Design fairArb, start of the top module:
module fairArb (
	input logic [15:0] bids,
	output logic [15:0] wins,
	input logic get_next_win,
	input logic clk,
	input logic rst
		);
==> flow/config.mk <==
export PLATFORM = sky130hd
export DESIGN_NAME = fairArb
export DESIGN_NICKNAME = fairArb
export VERILOG_FILES = /design/flow/design.v
export SDC_FILE = /design/flow/constraint.sdc
export NUM_CORES = 4
export LEC_CHECK = 0
export CAP_MARGIN = 20
export CORE_MARGIN = 2
export CORE_UTILIZATION = 40
export MAX_ROUTING_LAYER = met4
export SLEW_MARGIN = 20
export TNS_END_PERCENT = 85
==> flow/constraint.sdc <==
create_clock -name core_clock -period 4.0 [get_ports {clk}]
set_input_delay 0.8000 -clock core_clock [delete_from_list [all_inputs] [get_ports {clk}]]
set_output_delay 0.8000 -clock core_clock [all_outputs]
set_load 0.01 [all_outputs]
run.sh (not shown) runs the stock make flow with config.mk's settings and CLKGATE_MAP_FILE=.
Next try:
Settings changed: CORE_UTILIZATION 40 to 57, MAX_ROUTING_LAYER met4 to default, SETUP_SLACK_MARGIN from default to 0.65, TNS_END_PERCENT 85 to 5.
Result: Via count is higher by 9.4%; combinational power increases by 15%; non-clock buffer count goes up by 8; global-route usage increases by 11 points; worst setup slack gains 0.38 ns; die size came out lower by 29%; area after synthesis stays the same; core utilization goes up by 27 points; routed wire length came out higher by 4.7%; sequential share of layout area shrinks by 0.45 points.
Next try:
Settings changed: ABC_AREA from default to 1, CORE_ASPECT_RATIO from default to 0.5, CORE_MARGIN 2 to 9, CORE_UTILIZATION 57 to 40, CTS_CLUSTER_DIAMETER from default to 344, CTS_CLUSTER_SIZE from default to 99, PLACE_DENSITY from default to 0.35, SETUP_SLACK_MARGIN 0.65 to default.
Outcome:
- The new run passed the timing, DRC and antenna checks
- cell area came out lower by 16%
- first-iteration DRC count increases by 2.3%
- count of clock-buffer cells in the layout stays the same
- total power went up by 7.7%
- worst setup slack gets worse by 0.14 ns
- cell count came out higher by 26%
- synthesized area is about the same
- global-route usage shrinks by 23 points
- routed wire length came out lower by 7.1%
- maximum frequency drops by 4.0%
Next try:
Settings changed: CORE_UTILIZATION 40 to 60, CTS_CLUSTER_DIAMETER 344 to 23, PLACE_DENSITY 0.35 to default, SETUP_SLACK_MARGIN from default to 0.66.
The new run completed with no timing, DRC or antenna violations.
Area after synthesis stays the same.
Design area goes up by 1.6%.
Synthesized cell count is unchanged.
Via count goes up by 4.6%.
Clock-buffer cell count is unchanged.
First-iteration DRC count goes up by 46%.
Combinational power goes up by 4.9%.

fairArb again, from the RTL that the note above started with.
clock: 4.0 ns
lec_check: 0
abc_area: 1
cap_margin: 20
core_aspect_ratio: 0.5
core_margin: 10
core_utilization: 60
cts_cluster_diameter: 27
hold_slack_margin: -0.07
setup_slack_margin: 0.35
slew_margin: 20
Edit:
- CORE_MARGIN: 10 -> 2
- CTS_CLUSTER_DIAMETER: 27 -> default
- SETUP_SLACK_MARGIN: 0.35 -> default
- TNS_END_PERCENT: default -> 5
After rerunning: Cell count falls slightly; routed wire length rises slightly; worst hold slack gains 28 ps; utilization falls by 1.1 points.
Edit:
- ABC_AREA: 1 -> default
- CORE_ASPECT_RATIO: 0.5 -> default
- CORE_MARGIN: 2 -> 9
- CORE_UTILIZATION: 60 -> 40
- CTS_CLUSTER_DIAMETER: default -> 344
- CTS_CLUSTER_SIZE: default -> 99
- HOLD_SLACK_MARGIN: -0.07 -> default
The changed run completed without violations.
Global-route usage goes down by 19 points.
Utilization shrinks by 16 points.
Wire length rose by 10%.
Final area goes up by 14%.
Hold slack is about the same.
Count of clock-buffer cells in the layout is unchanged.
Final cell count fell by 15%.
Fmax decreases by 5.6%.
Area after synthesis barely changes.
Die size increases by 97%.
Sequential power drops by about 3%.
Edit:
- CAP_MARGIN: 20 -> 10
- CORE_ASPECT_RATIO: default -> 0.88
- CORE_MARGIN: 9 -> 2
- CTS_CLUSTER_DIAMETER: 344 -> default
- CTS_CLUSTER_SIZE: 99 -> default
- GPL_TIMING_DRIVEN: default -> 0
- MIN_ROUTING_LAYER: default -> met1
- PLACE_DENSITY_LB_ADDON: default -> 0.26
=>
- global-route usage went up by 8.9 points
- wire length went up by 4.9%
- via count went up by 1.0%

fairArb again, from the RTL that the note above started with.
Settings: LEC_CHECK=0, ABC_AREA=1, CAP_MARGIN=5, CELL_PAD_IN_SITES_DETAIL_PLACEMENT=2, CELL_PAD_IN_SITES_GLOBAL_PLACEMENT=3, CORE_MARGIN=2, CORE_UTILIZATION=32, CTS_CLUSTER_DIAMETER=20, CTS_CLUSTER_SIZE=79, GPL_ROUTABILITY_DRIVEN=1, GPL_TIMING_DRIVEN=0, MAX_ROUTING_LAYER=met5, SETUP_SLACK_MARGIN=1.06, SLEW_MARGIN=20; clock period 5.56 ns.
The first run never finished: it broke off in 3_3_place_gp.
Change:
--- a/flow/config.mk
+++ b/flow/config.mk
@@ -11,5 +11,5 @@
 export CELL_PAD_IN_SITES_GLOBAL_PLACEMENT = 3
-export CORE_MARGIN = 2
-export CORE_UTILIZATION = 32
-export CTS_CLUSTER_DIAMETER = 20
+export CORE_MARGIN = 3
+export CORE_UTILIZATION = 51
+export CTS_CLUSTER_DIAMETER = 174
 export CTS_CLUSTER_SIZE = 79
@@ -17,4 +17,8 @@
 export GPL_TIMING_DRIVEN = 0
+export HOLD_SLACK_MARGIN = 0.24
 export MAX_ROUTING_LAYER = met5
-export SETUP_SLACK_MARGIN = 1.06
+export MIN_ROUTING_LAYER = met2
+export PLACE_DENSITY_LB_ADDON = 0.09
+export SETUP_SLACK_MARGIN = 0.11
 export SLEW_MARGIN = 20
+export TNS_END_PERCENT = 85
After rerunning:
- With this change the flow did not get past 3_1_place_gp_skip_io (FLW-0024)
- synthesized cell count does not change
- die size goes down by about 32%
- synthesized area stays the same
Change:
==> flow/config.mk (replaced) <==
export PLATFORM = sky130hd
export DESIGN_NAME = fairArb
export DESIGN_NICKNAME = fairArb
export VERILOG_FILES = /design/flow/design.v
export SDC_FILE = /design/flow/constraint.sdc
export NUM_CORES = 4
export LEC_CHECK = 0
export CAP_MARGIN = 20
export CORE_MARGIN = 2
export CORE_UTILIZATION = 12
export SLEW_MARGIN = 20
==> flow/constraint.sdc (replaced) <==
create_clock -name core_clock -period 5.24 [get_ports {clk}]
set_input_delay 1.0480 -clock core_clock [delete_from_list [all_inputs] [get_ports {clk}]]
set_output_delay 1.0480 -clock core_clock [all_outputs]
set_load 0.01 [all_outputs]
Now the flow completed with no timing, DRC or antenna violations.
Synthesized cell count fell by 29%.
Synthesized area barely changes.
Die size grows to 3.8 times its value.
Change:
--- a/flow/config.mk
+++ b/flow/config.mk
@@ -9,3 +9,3 @@
 export CORE_MARGIN = 2
-export CORE_UTILIZATION = 12
+export CORE_UTILIZATION = 40
 export SLEW_MARGIN = 20
==> flow/constraint.sdc (replaced) <==
create_clock -name core_clock -period 3.75 [get_ports {clk}]
set_input_delay 0.7500 -clock core_clock [delete_from_list [all_inputs] [get_ports {clk}]]
set_output_delay 0.7500 -clock core_clock [all_outputs]
set_load 0.01 [all_outputs]
Outcome: Total power increases by about 40%. Final area increases by about 14%. Worst hold slack hardly moves. Final cell count decreases by 15%. Utilization increases by 45 points. Critical path depth increases by 1. Area after synthesis stays the same.

Starting RTL as in the previous note.
Settings: LEC_CHECK=0, CAP_MARGIN=15, CORE_MARGIN=2, CORE_UTILIZATION=66, CTS_CLUSTER_DIAMETER=366, CTS_CLUSTER_SIZE=51, SETUP_SLACK_MARGIN=-0.03, SLEW_MARGIN=20; clock period 2.28 ns.
The baseline aborted during detailed placement (3_5_place_dp) (DPL-0038).
Rerun with:
CAP_MARGIN = 20   (was 15)
CORE_UTILIZATION = 58   (was 66)
CTS_CLUSTER_DIAMETER = default   (was 366)
CTS_CLUSTER_SIZE = default   (was 51)
SETUP_SLACK_MARGIN = -0.25   (was -0.03)
clock period = 2.72 ns   (was 2.28 ns; I/O delays follow)
After rerunning: With this change the flow failed in clock tree synthesis (4_1_cts) with DPL-0038; area after synthesis is unchanged; die area grows by roughly a tenth; synthesized cell count stays the same.

fairArb again, from the RTL that the note above started with.
make LEC_CHECK=0 CAP_MARGIN=10 CELL_PAD_IN_SITES_DETAIL_PLACEMENT=1 CORE_ASPECT_RATIO=0.88 CORE_MARGIN=2 CORE_UTILIZATION=40 GPL_TIMING_DRIVEN=0 MIN_ROUTING_LAYER=met2 PLACE_DENSITY_LB_ADDON=0.26 SETUP_SLACK_MARGIN=1.11 SLEW_MARGIN=25 TNS_END_PERCENT=5 finish   # period 4.0 ns
The first run never finished: it broke off in 5_1_grt on GRT-0116.
Rerun with:
==> flow/config.mk (replaced) <==
export PLATFORM = sky130hd
export DESIGN_NAME = fairArb
export DESIGN_NICKNAME = fairArb
export VERILOG_FILES = /design/flow/design.v
export SDC_FILE = /design/flow/constraint.sdc
export NUM_CORES = 4
export LEC_CHECK = 0
export CAP_MARGIN = 20
export CORE_MARGIN = 2
export CORE_UTILIZATION = 40
export SLEW_MARGIN = 20
- The changed run completed with no timing, DRC or antenna violations
- die size barely changes
- area after synthesis does not change
- synthesized cell count is unchanged
Rerun with:
--- a/flow/config.mk
+++ b/flow/config.mk
@@ -6,6 +6,9 @@
 export NUM_CORES = 4
 export LEC_CHECK = 0
-export CAP_MARGIN = 20
+export CAP_MARGIN = 35
 export CORE_MARGIN = 2
-export CORE_UTILIZATION = 40
+export CORE_UTILIZATION = 65
+export CTS_CLUSTER_DIAMETER = 52
+export SETUP_SLACK_MARGIN = 0.65
 export SLEW_MARGIN = 20
+export TNS_END_PERCENT = 5
=>
- The changed run ended with an error in 5_1_grt, error GRT-0232
- area after synthesis stays the same
- die size fell by 37%
- synthesized cell count does not change

## job 4729
Starting RTL as in the previous note.
clock: 3.09 ns
lec_check: 0
abc_area: 1
cap_margin: 20
core_margin: 2
core_utilization: 68
cts_cluster_diameter: 372
place_density: 0.38
setup_slack_margin: -0.2
slew_margin: 20
What ended job 4729 was a tool error in 5_1_grt; the run never finished.
#### Input delta (job 8932 over job 4729)
Settings: CORE_UTILIZATION: 68 -> 60; CTS_CLUSTER_DIAMETER: 372 -> 239; PLACE_DENSITY: 0.38 -> 0.37; SETUP_SLACK_MARGIN: -0.2 -> unset; the clock period (ns, I/O delays scaled along): 3.09 -> 3.81.
Notes after the runs:
Job 8932 closes out successfully: all stages finished, all timing, DRC and antenna checks passed. When job 8932 is set beside job 4729, its routability congestion estimate from global placement turns out to be 8.6% smaller. Going from job 4729 to job 8932, post-cts resize count decreased 2; placed instance count decreased about 8%. On die width: between job 4729 and job 8932, it ends up higher for job 8932. As far as synthesized chip area reported by yosys goes, job 8932 and job 4729 are indistinguishable; the numbers are identical.
#### Input delta (job 8332 over job 8932)
Settings: swapping 60 for 64 in CORE_UTILIZATION; putting SETUP_SLACK_MARGIN at -0.2 where nothing was set; clearing PLACE_DENSITY, which used to be 0.37; clearing CTS_CLUSTER_DIAMETER, which used to be 239; swapping 3.81 for 3.09 in the clock period (ns, I/O delays scaled along).
--- outcome ---
Job 8332 finished all stages; however, its layout fails the closing checks, the failures being negative setup slack. Proportion of cell area occupied by registers (higher): job 8932. Sort job 8932 and job 8332 by fraction of power consumed by combinational cells desc -> top: job 8332. Worst hold slack across all endpoints: higher on job 8332. Area: job 8332 vs job 8932 -> job 8332 larger.
--- input diff job 8332..job 9800 ---
Settings: CTS_CLUSTER_SIZE: unset -> 95; TNS_END_PERCENT: unset -> 5; SETUP_SLACK_MARGIN: -0.2 -> 1.01; the clock period (ns, I/O delays scaled along): 3.09 -> 3.51.
### Flow results
- Job 8332 → job 9800: area after detailed placement went down; largest buffer count on any clock path level; instance tally after logic synthesis shows no meaningful change; post-placement worst setup slack went up by 0.24 ns.
- From job 9800 to job 8332, die size did not move at all.
- Status: job 9800 FAILED at 5_1_grt (tool error)
- From job 8332 to job 9800, vertical extent of the die did not move at all.
- Count of cells resized by post-cts repair | job 9800 above job 8332
No activity file was given, so power comes from the tool's default toggle rates.
